Setup of run 1:
==> flow/design.v <==
`timescale 1ns / 1ps
module synch_fifo #(
    parameter   FIFO_WIDTH = 32,                       
    parameter   FIFO_DEPTH = 16,                       
    parameter   FIFO_PTR = 4                           
) (
    input       clk,                                   
    input       rst_n,                                 
    input       fifo_wren,                             
    input       fifo_rden,                             
    input       [FIFO_WIDTH-1:0] fifo_wrdata,          
    output reg  [FIFO_WIDTH-1:0] fifo_rddata,          
    output      fifo_full,                             
    output      fifo_empty,                            
    output      [FIFO_PTR:0] fifo_room_avail,          
    output      [FIFO_PTR:0] fifo_data_avail           
);
reg [FIFO_WIDTH-1:0] mem [0:FIFO_DEPTH-1];       
reg [FIFO_PTR-1:0] wr_ptr, rd_ptr;               
reg [FIFO_PTR:0] count;                          
assign fifo_data_avail = count;
assign fifo_full = (count == FIFO_DEPTH - 1);        
assign fifo_empty = (count == 0);                
assign fifo_room_avail = FIFO_DEPTH - count;
always @(posedge clk or negedge rst_n) begin
    if (!rst_n) begin
        wr_ptr <= 0;
        rd_ptr <= 0;
        count <= 0;
    end else begin
        if (fifo_wren && !fifo_full && !fifo_rden) begin
            mem[wr_ptr] <= fifo_wrdata;
            wr_ptr <= (wr_ptr + 1) % FIFO_DEPTH;
            count <= count + 1;
        end
        if (fifo_rden && !fifo_wren && !fifo_empty) begin
            fifo_rddata <= mem[rd_ptr];
            rd_ptr <= (rd_ptr + 1) % FIFO_DEPTH;
            count <= count - 1;
        end
        if (fifo_wren && fifo_rden && !fifo_full) begin
            if (fifo_empty)
                fifo_rddata <= fifo_wrdata;
            else begin
                mem[wr_ptr] <= fifo_wrdata;
                fifo_rddata <= mem[rd_ptr];
                wr_ptr <= wr_ptr + 1;
                rd_ptr <= rd_ptr + 1;
            end
        end
    end
end
endmodule
make LEC_CHECK=0 CAP_MARGIN=20 CORE_MARGIN=2 CORE_UTILIZATION=72 CTS_CLUSTER_DIAMETER=27 CTS_CLUSTER_SIZE=15 HOLD_SLACK_MARGIN=-0.09 PLACE_DENSITY=0.37 SETUP_SLACK_MARGIN=0.42 SLEW_MARGIN=20 finish   # period 2.75 ns
run.sh (not shown) runs the stock make flow with config.mk's settings and CLKGATE_MAP_FILE=.
For run 1, the flow was terminated by a tool error in global routing (5_1_grt) and produced no final design.
diff inputs: run 1 => run 2
# run 1
export LEC_CHECK = 0
export CAP_MARGIN = 20
export CORE_MARGIN = 2
export CORE_UTILIZATION = 72
export CTS_CLUSTER_DIAMETER = 27
export CTS_CLUSTER_SIZE = 15
export HOLD_SLACK_MARGIN = -0.09
export PLACE_DENSITY = 0.37
export SETUP_SLACK_MARGIN = 0.42
export SLEW_MARGIN = 20
create_clock -name core_clock -period 2.75 [get_ports {clk}]
# run 2
export LEC_CHECK = 0
export ABC_AREA = 0
export CAP_MARGIN = 20
export CORE_MARGIN = 2
export CORE_UTILIZATION = 68
export SETUP_SLACK_MARGIN = 1.87
export SLEW_MARGIN = 20
create_clock -name core_clock -period 7.16 [get_ports {clk}]
## What came out
Run 2 completed end to end with timing, DRC and antenna clean. Run 2 vs run 1: number of placed cells counting well taps down. Cmp run 2 and run 1 / vertical die dimension / higher: run 2. Compared with run 1, run 2 shows instance area at placement that has gone down by a few percent. Run 2 ended with less last weighted congestion value of the routability-driven placer than run 1. Comparing run 2 against run 1, there is no change at all in number of synthesized register bits. As far as synthesized cell count is concerned, run 2 and run 1 perform about the same. Changes observed in run 2 relative to run 1: row count rose by 2; die area +about 6%. Of run 2 and run 1, the higher starting utilization of the core area belongs to run 1.
Relative to run 2, the following input files were edited for run 3:
# run 2
export LEC_CHECK = 0
export ABC_AREA = 0
export CAP_MARGIN = 20
export CORE_MARGIN = 2
export CORE_UTILIZATION = 68
export SETUP_SLACK_MARGIN = 1.87
export SLEW_MARGIN = 20
create_clock -name core_clock -period 7.16 [get_ports {clk}]
# run 3
export LEC_CHECK = 0
export ABC_AREA = 1
export CAP_MARGIN = 20
export CORE_MARGIN = 2
export CORE_UTILIZATION = 72
export CTS_CLUSTER_DIAMETER = 200
export CTS_CLUSTER_SIZE = 15
export PLACE_DENSITY = 0.42
export SETUP_SLACK_MARGIN = 0.67
export SLEW_MARGIN = 20
create_clock -name core_clock -period 2.75 [get_ports {clk}]
--- outcome ---
Run comparison: run 2 largest combinational cell category by area multiplexers; run 3 largest combinational cell category by area simple AND/OR/NAND/NOR gates. Run 3 — post-synthesis share of cell area spent on and-or and or-and gates 0.58 points higher, run 2 as reference. Changes observed in run 3 relative to run 2: number of distinct library cell variants in the gate-level netlist after synthesis fell 40; sequential-to-total area share from yosys stat climbed 1.5 points; simple-gate area share of the yosys netlist +20 points; die area shows a reduction of about 8%; final weighted congestion in routability-driven placement picked up an extra 0.088. The flow ended early for run 3: it failed with a tool error in global routing (5_1_grt). Post-detailed-placement cell area went up slightly going from run 2 to run 3. | adder-cell share of the synthesized area | run 2 vs run 3 | ≈ equal |.

* * *

Setup of red:
Starts from the design.v that is shown in full above.
==> flow/config.mk <==
export PLATFORM = sky130hd
export DESIGN_NAME = synch_fifo
export DESIGN_NICKNAME = synch_fifo
export VERILOG_FILES = /design/flow/design.v
export SDC_FILE = /design/flow/constraint.sdc
export NUM_CORES = 4
export LEC_CHECK = 0
export ABC_AREA = 1
export CAP_MARGIN = 20
export CORE_MARGIN = 2
export CORE_UTILIZATION = 68
export SLEW_MARGIN = 20
==> flow/constraint.sdc <==
create_clock -name core_clock -period 7.16 [get_ports {clk}]
set_input_delay 1.4320 -clock core_clock [delete_from_list [all_inputs] [get_ports {clk}]]
set_output_delay 1.4320 -clock core_clock [all_outputs]
set_load 0.01 [all_outputs]
red: full flow OK, the timing, DRC and antenna checks passed
Inputs modified between red and blue:
- a change of CAP_MARGIN from 20 to 0
- an added CTS_CLUSTER_SIZE of 98
- a change of CORE_UTILIZATION from 68 to 72
- an added CTS_CLUSTER_DIAMETER of 356
- an added SETUP_SLACK_MARGIN of 0.66
- a change of the clock period (ns, I/O delays scaled along) from 7.16 to 2.75
==> results <==
In the summary table, blue is marked failed, with error GRT-0232 raised in global routing.
Compared to red, blue has number of gates given a new drive strength after cts 503 higher.
The number of H-tree branching levels number comes out lower for blue vs red.
Going from red to blue, synthesized cell count about even, setup slack after placement dropped 3.06 ns, total number of placement rows lost 2.7%.
Delta(width of the chip, blue - red) < 0
Delta(area of the core region, blue - red) < 0
Input changes introduced in green (baseline for comparison: blue):
- swapping 72 for 56 in CORE_UTILIZATION
- swapping 0 for 20 in CAP_MARGIN
- clearing CTS_CLUSTER_SIZE, which used to be 98
- clearing CTS_CLUSTER_DIAMETER, which used to be 356
- clearing ABC_AREA, which used to be 1
- clearing SETUP_SLACK_MARGIN, which used to be 0.66
- swapping 2.75 for 5.22 in the clock period (ns, I/O delays scaled along)
==> results <==
Every stage of the flow completed for green, and the final layout passed the timing, DRC and antenna checks.
Comparing blue and green, multiplexer share of the synthesized area is lower on blue.
In the tables for blue and green, row count reads lower with blue.
Changes observed in green relative to blue: horizontal die dimension went up; number of distinct library cells after synthesis went up by about 140%; post-cts gate resize count has decreased; die area +31%.
green: instance count after placement with tap cells included 30% below blue
Area of the core region came out higher on green than on blue.
Number of cells in Yosys stat, green vs blue: down by more than a quarter
[compare] base=blue new=green: synthesized chip area reported by yosys rose 710 µm²; number of nets produced by synthesis fell about 40%.
Setup changes, green to orange
- CORE_UTILIZATION: 56 -> 72
- CTS_CLUSTER_SIZE: unset -> 15
- CAP_MARGIN: 20 -> 5
- HOLD_SLACK_MARGIN: unset -> -0.09
- CTS_CLUSTER_DIAMETER: unset -> 96
- SETUP_SLACK_MARGIN: unset -> 0.42
- the clock period (ns, I/O delays scaled along): 5.22 -> 2.76
[summary]
- Delta (orange minus green): fraction of area in registers fell 2.8 points, cell area rose about 5.5%.
- Largest net degree at the start of global routing (higher): green
- Setup slack: orange less than green
- green vs orange, path class of the lowest-slack min-delay path: reg -> reg vs in -> reg
